== build 72 ==
Design calculator, start of the top module:
module calculator (input CLOCK_50,
							input RESET,
							input KEYPRESSED,
							input [3:0] KEYCODE,
							input [3:0] KEY,
							output [0:6] HEX0, HEX1, HEX2, HEX3, HEX4, HEX5, HEX6, HEX7
							);
Size: ~8900 cells after synthesis, ~220 flip-flops, about 67 I/O pins.
Settings: LEC_CHECK=0, ABC_AREA=1, CAP_MARGIN=20, CORE_MARGIN=2, CORE_UTILIZATION=72, CTS_CLUSTER_DIAMETER=376, CTS_CLUSTER_SIZE=99, PLACE_DENSITY=0.38, SETUP_SLACK_MARGIN=-2.0, SLEW_MARGIN=20, TNS_END_PERCENT=10; clock period 21.5 ns.
run.sh (not shown) runs the stock make flow with config.mk's settings and CLKGATE_MAP_FILE=.
Build 72 failed in global routing (5_1_grt) with GRT-0232.
### build 72 -> build 60
==> flow/config.mk <==
export PLATFORM = sky130hd
export DESIGN_NAME = calculator
export DESIGN_NICKNAME = calculator
export VERILOG_FILES = /design/flow/design.v
export SDC_FILE = /design/flow/constraint.sdc
export NUM_CORES = 4
export LEC_CHECK = 0
export ABC_AREA = 1
export CAP_MARGIN = 20
export CORE_MARGIN = 2
export CORE_UTILIZATION = 65
export MAX_ROUTING_LAYER = met4
export SLEW_MARGIN = 20
==> flow/constraint.sdc <==
create_clock -name core_clock -period 30.7 [get_ports {CLOCK_50}]
set_input_delay 6.1400 -clock core_clock [delete_from_list [all_inputs] [get_ports {CLOCK_50}]]
set_output_delay 6.1400 -clock core_clock [all_outputs]
set_load 0.01 [all_outputs]
Findings:
Build 60 -> build 72: I/O pin count delta 0, exact match
Of build 60 and build 72, only build 72 never reached the final stage.
Flow for build 72 halted at global routing (5_1_grt), error code GRT-0232.
Worst slack at placement (lower): build 72
Build 60 vs build 72: number of buffers added by the clock tree synthesis step up in build 60
Die area on build 60 is behind build 72.
Build 60 vs. build 72: number of instances resized during post-cts repair lower, die boundary height saw an increase.
### build 60 -> build 15
diff --git a/flow/config.mk b/flow/config.mk
--- a/flow/config.mk
+++ b/flow/config.mk
@@ -9,5 +9,4 @@
 export CAP_MARGIN = 20
 export CORE_MARGIN = 2
-export CORE_UTILIZATION = 65
-export MAX_ROUTING_LAYER = met4
+export CORE_UTILIZATION = 44
 export SLEW_MARGIN = 20
==> flow/constraint.sdc <==
create_clock -name core_clock -period 33.3 [get_ports {CLOCK_50}]
set_input_delay 6.6600 -clock core_clock [delete_from_list [all_inputs] [get_ports {CLOCK_50}]]
set_output_delay 6.6600 -clock core_clock [all_outputs]
set_load 0.01 [all_outputs]
Notes after the runs:
Build 15 completed every stage of the flow, and the final layout passed the timing, DRC and antenna checks.
From build 60 to build 15 the numbers moved as follows: non-filler instance count after layout climbed about 4%, global-route track usage on met1 dropped 13 points, wire length dropped 0.91%, final instance area dropped 0.66%, non-clock buffer count dropped 78.
Build 15 vs build 60: fraction of area in multi-input gates down in build 15
Note that the wire length on met3 recorded for build 60 amounts to 1.8 times the value seen in build 15.
Edits applied to the flow inputs when going from build 15 to build 81:
diff --git a/flow/config.mk b/flow/config.mk
--- a/flow/config.mk
+++ b/flow/config.mk
@@ -9,4 +9,5 @@
 export CAP_MARGIN = 20
 export CORE_MARGIN = 2
-export CORE_UTILIZATION = 44
+export CORE_UTILIZATION = 65
+export MAX_ROUTING_LAYER = met4
 export SLEW_MARGIN = 20
==> flow/constraint.sdc <==
create_clock -name core_clock -period 31.3 [get_ports {CLOCK_50}]
set_input_delay 6.2600 -clock core_clock [delete_from_list [all_inputs] [get_ports {CLOCK_50}]]
set_output_delay 6.2600 -clock core_clock [all_outputs]
set_load 0.01 [all_outputs]
Findings:
[compare] base=build 15 new=build 81: number of fill cells in the layout moved down; die area moved down; share of the final layout cell area in sequential cells level. Build 81 gives more post-route fraction of the period consumed by the critical path than build 15 did. Across both runs, number of stages on the worst setup path was lower for build 81 than for build 15. Build 81: final wirelength is 1.2% lower than what build 15 reported. From build 15 to build 81, hold buffer count at cts did not move at all. Where clock period minus final worst setup slack is concerned, build 15 is outperformed by build 81.
Input-level comparison between build 49 and build 81:
diff --git a/flow/config.mk b/flow/config.mk
--- a/flow/config.mk
+++ b/flow/config.mk
@@ -9,5 +9,5 @@
 export CAP_MARGIN = 20
 export CORE_MARGIN = 2
-export CORE_UTILIZATION = 65
-export MAX_ROUTING_LAYER = met4
+export CORE_UTILIZATION = 66
+export CTS_CLUSTER_SIZE = 95
 export SLEW_MARGIN = 20
==> flow/constraint.sdc <==
create_clock -name core_clock -period 71.7 [get_ports {CLOCK_50}]
set_input_delay 14.3400 -clock core_clock [delete_from_list [all_inputs] [get_ports {CLOCK_50}]]
set_output_delay 14.3400 -clock core_clock [all_outputs]
set_load 0.01 [all_outputs]
Findings:
- Build 49 ended up with a lower placement-stage cell area than build 81 did.
- [compare] base=build 81 new=build 49: non-clock buffer total of the final layout went down by about 60%, via count of the first global-routing pass moved down, met2 capacity usage during global routing higher.
- Of build 49 and build 81, it is build 49 that has the lower number of nets at the end of the flow.

* * *

== violet ==
calculator again, from the RTL that the note above started with.
export LEC_CHECK = 0
export ABC_AREA = 1
export CAP_MARGIN = 20
export CELL_PAD_IN_SITES_DETAIL_PLACEMENT = 2
export CELL_PAD_IN_SITES_GLOBAL_PLACEMENT = 2
export CORE_ASPECT_RATIO = 1.68
export CORE_MARGIN = 3
export CORE_UTILIZATION = 40
export CTS_CLUSTER_SIZE = 64
export GPL_TIMING_DRIVEN = 1
export MAX_ROUTING_LAYER = met4
export MIN_ROUTING_LAYER = met2
export SLEW_MARGIN = 20
create_clock -name core_clock -period 69.1 [get_ports {CLOCK_50}]
The flow ended early for violet: it failed with a tool error in 3_5_place_dp.
The inputs of nickel differ from those of violet as listed below.
Settings: a deleted GPL_TIMING_DRIVEN that had been 1; a deleted CELL_PAD_IN_SITES_GLOBAL_PLACEMENT that had been 2; a deleted MIN_ROUTING_LAYER that had been met2; a deleted CELL_PAD_IN_SITES_DETAIL_PLACEMENT that had been 2; a deleted CTS_CLUSTER_SIZE that had been 64; a deleted MAX_ROUTING_LAYER that had been met4; a change of CORE_MARGIN from 3 to 2; a deleted CORE_ASPECT_RATIO that had been 1.68; a change of the clock period (ns, I/O delays scaled along) from 69.1 to 38.4.
Notes after the runs:
nickel: full flow OK, the timing, DRC and antenna checks passed
Against violet, row count in nickel fell by more than 10%.
Simple-gate share of the synthesized area essentially unchanged between violet and nickel.
Changes observed in nickel relative to violet: die area now smaller, weighted congestion reported at the end of routability-driven placement now smaller.
X dimension of the die (nickel vs. violet) increases by more than a quarter
> inputs changed (nickel -> sierra)
Settings: CORE_UTILIZATION changed from 40 to 69; the clock period (ns, I/O delays scaled along) changed from 38.4 to 37.2.
### Flow results
- From nickel to sierra the numbers moved as follows: relative area change from synthesis to final layout shows a reduction of 1.5 points, overall fraction of global-route tracks in use shows an increase of 16 points, fmax shows an increase of 1.4%, worst-case setup margin in the final layout shows a reduction of 0.71 ns, hold slack shows an increase of 0.0071 ns.
- Sequential share of layout area of nickel is on par with sierra.
- [compare] base=nickel new=sierra: number of placed I/O pins has remained practically unchanged; area of the core region has decreased.
- sierra: number of placed instances, taps included is 691 lower than what nickel reported.
- sierra ended with more utilization than nickel.
Input changes introduced in pepper (baseline for comparison: sierra):
Settings: CORE_UTILIZATION changed from 69 to 71; MAX_ROUTING_LAYER newly set to met4; the clock period (ns, I/O delays scaled along) changed from 37.2 to 24.2.
- For pepper, the flow was terminated by a tool error in 5_1_grt and produced no final design.
- Fraction of synthesized area in multiplexers came out exactly the same in sierra and pepper.
- Summary of pepper over sierra: area inside the core boundary decreased 2.5%, xor/xnor cell area share of the yosys netlist stayed essentially flat, post-placement setup slack went down 4.34 ns, number of placed instances with taps included +9.3%.
- Between sierra and pepper, the initial cell density of the core is higher for pepper.
- On pepper: global placement routability congestion is 6.3% higher than what sierra gave.
- pepper vs sierra: TritonCTS buffer count up by a few percent
- In the floorplan summary, pepper is listed with a die area less than that of sierra.
The following lists how indigo was set up differently from pepper:
Settings: MAX_ROUTING_LAYER removed (was met4); CORE_UTILIZATION changed from 71 to 11; the clock period (ns, I/O delays scaled along) changed from 24.2 to 71.7.
[summary]
Of pepper and indigo, only pepper never reached the final stage. Status(pepper) = ERROR, stage = 5_1_grt. Comparing indigo and pepper, the lower post-cts sizing count was measured on indigo. indigo vs pepper: sum of net half-perimeters after detailed placement down in indigo. indigo: final RePlAce weighted congestion lower than pepper. Worst setup slack before clock tree synthesis up 37.99 ns in indigo wrt pepper. Re horizontal die dimension: indigo is 150% up on pepper. Comparing pepper against indigo, there is no change at all in number of clock sinks seen by CTS. indigo does worse than pepper on area of the die.

* * *

Starting RTL as in the previous note.
==> flow/design.v (excerpt) <==
module calculator (input CLOCK_50,
							input RESET,
							input KEYPRESSED,
							input [3:0] KEYCODE,
							input [3:0] KEY,
							output [0:6] HEX0, HEX1, HEX2, HEX3, HEX4, HEX5, HEX6, HEX7
							);
Settings: LEC_CHECK=0, ABC_AREA=1, CAP_MARGIN=20, CORE_MARGIN=2, CORE_UTILIZATION=65, CTS_CLUSTER_SIZE=97, PLACE_DENSITY_LB_ADDON=0.0, SLEW_MARGIN=20, TNS_END_PERCENT=10; clock period 59.3 ns.
==> next run, changes <==
- CORE_UTILIZATION: 65 -> 68
- CTS_CLUSTER_SIZE: 97 -> 34
- PLACE_DENSITY_LB_ADDON: 0.0 -> unset
- TNS_END_PERCENT: 10 -> unset
- clock period: 59.3 -> 21.4 ns (I/O delays scaled with it)
Now the flow stopped in 5_1_grt with ODB-0269.
Synthesized area does not change.
Die area drops by 4.4%.
Synthesized cell count stays the same.
